job 3622:
==> flow/design.v (excerpt) <==
module cache
(
    input clk,
    input rst,
    input  [11:0]  cpu_adr,
    input  [127:0] cpu_dat_m,
    input  [15:0]  cpu_sel,
    input          cpu_cyc,
    input          cpu_stb,
    input          cpu_we,
    output [127:0] cpu_dat_s,
    output         cpu_ack,
    output         cpu_rty,
    output [11:0]  mem_adr,
    output [127:0] mem_dat_m,
    output [15:0]  mem_sel,
    output         mem_cyc,
    output         mem_stb,
    output         mem_we,
    input  [127:0] mem_dat_s,
    input          mem_ack,
    input          mem_rty
);
For scale: ~8600 cells after synthesis, roughly 2200 flip-flops.
clock: 4.38 ns
lec_check: 0
cap_margin: 20
core_margin: 2
core_utilization: 64
setup_slack_margin: 1.21
slew_margin: 20
run.sh (not shown) runs the stock make flow with config.mk's settings and CLKGATE_MAP_FILE=.
From the logs: job 3622 reached the end of the flow and failed the layout checks with negative setup slack.
The following lists how job 7601 was set up differently from job 3622:
Settings: CTS_CLUSTER_SIZE: unset -> 15; GPL_ROUTABILITY_DRIVEN: unset -> 0; SETUP_SLACK_MARGIN: 1.21 -> 0.46; CTS_CLUSTER_DIAMETER: unset -> 31; CORE_UTILIZATION: 64 -> 72; PLACE_DENSITY_LB_ADDON: unset -> 0.14; ABC_AREA: unset -> 1; CAP_MARGIN: 20 -> 15; the clock period (ns, I/O delays scaled along): 4.38 -> 1.91.
--- outcome ---
Of job 3622 and job 7601, not a single run came through the flow clean.
Layout checks on job 3622: not met. Flow itself completed; violations: negative setup slack.
Job 3622 → job 7601: die area -about 9%; maximum count of clock buffers along a single path picked up an extra 1; synthesized area now larger.
## Diff of input files: job 8781 against job 7601
Settings: a change of CAP_MARGIN from 15 to 20; a change of CTS_CLUSTER_DIAMETER from 31 to 137; a deleted CTS_CLUSTER_SIZE that had been 15; an added CELL_PAD_IN_SITES_DETAIL_PLACEMENT of 2; an added HOLD_SLACK_MARGIN of -0.08; a change of CORE_MARGIN from 2 to 10; a change of SETUP_SLACK_MARGIN from 0.46 to 2.81; an added PLACE_DENSITY of 0.9; an added CORE_ASPECT_RATIO of 0.73; a change of CORE_UTILIZATION from 72 to 48; a deleted PLACE_DENSITY_LB_ADDON that had been 0.14; a change of the clock period (ns, I/O delays scaled along) from 1.91 to 10.2.
==> comparison <==
Job 8781 did not finish; the tool stopped in 4_1_cts with error DPL-0033. Diff job 8781..job 7601 | area figure in the yosys stat output | unchanged. Looking at die extent in x, job 8781 sits above job 7601. Diff job 8781..job 7601 | synthesized netlist cell count | unchanged.
diff inputs: job 8781 => job 7392
Settings: a deleted SETUP_SLACK_MARGIN that had been 2.81; a deleted CTS_CLUSTER_DIAMETER that had been 137; a deleted PLACE_DENSITY that had been 0.9; a change of HOLD_SLACK_MARGIN from -0.08 to 0.22; a deleted CELL_PAD_IN_SITES_DETAIL_PLACEMENT that had been 2; a deleted ABC_AREA that had been 1; a change of the clock period (ns, I/O delays scaled along) from 10.2 to 7.5.
Notes after the runs:
- Job 7392: all stages done; final checks FAILED (negative setup slack).
- Compared with job 8781, job 7392 shows a lower pre-CTS setup slack.
- Compare job 8781 and job 7392 | cell area after technology mapping lower: job 7392
- Against job 8781, job 7392 reports a register share after synthesis that is higher.
- Summary of job 7392 over job 8781: chip area in the Yosys report fell by 0.0023 sq mm; fraction of the mapped netlist area in compound gates went down 2.1 points; average cell area after synthesis rose by 9.2%; die size -about 2%; gate count of the mapped netlist went down by 993.
- The XOR/XNOR share of the synthesized area on job 7392 is in line with that on job 8781.
- Comparing post-synthesis cell count from yosys for job 8781 and job 7392, the smaller number came from job 7392.
Changes in job 6320 relative to job 7392:
Settings: putting ABC_AREA at 1 where nothing was set; putting TNS_END_PERCENT at 65 where nothing was set; putting PLACE_DENSITY_LB_ADDON at 0.0 where nothing was set; clearing CORE_ASPECT_RATIO, which used to be 0.73; putting CELL_PAD_IN_SITES_GLOBAL_PLACEMENT at 3 where nothing was set; swapping 0 for 1 in GPL_ROUTABILITY_DRIVEN; swapping 20 for 40 in CAP_MARGIN; putting SETUP_SLACK_MARGIN at -0.29 where nothing was set; swapping 20 for 0 in SLEW_MARGIN; putting GPL_TIMING_DRIVEN at 0 where nothing was set; swapping 0.22 for -0.03 in HOLD_SLACK_MARGIN; swapping 10 for 2 in CORE_MARGIN; swapping 48 for 40 in CORE_UTILIZATION; putting CELL_PAD_IN_SITES_DETAIL_PLACEMENT at 0 where nothing was set; swapping 7.5 for 6.95 in the clock period (ns, I/O delays scaled along).
--- outcome ---
The flow completed for job 6320, but it is not clean: the layout still shows negative setup slack.
Job 6320: post-layout instance area higher than job 7392
A highest metal layer with signal wires of met5 is what job 6320 shows, while met4 belongs to job 7392.
Going from job 7392 to job 6320, the vias after detailed routing was found to have gone up by 14900.
Job 6320 vs. job 7392: routed wire length grew by 48%, fraction of power consumed by the clock network shrank by 1.9 points.
Power figures rest on the tool's default switching activity, not on a simulated workload.
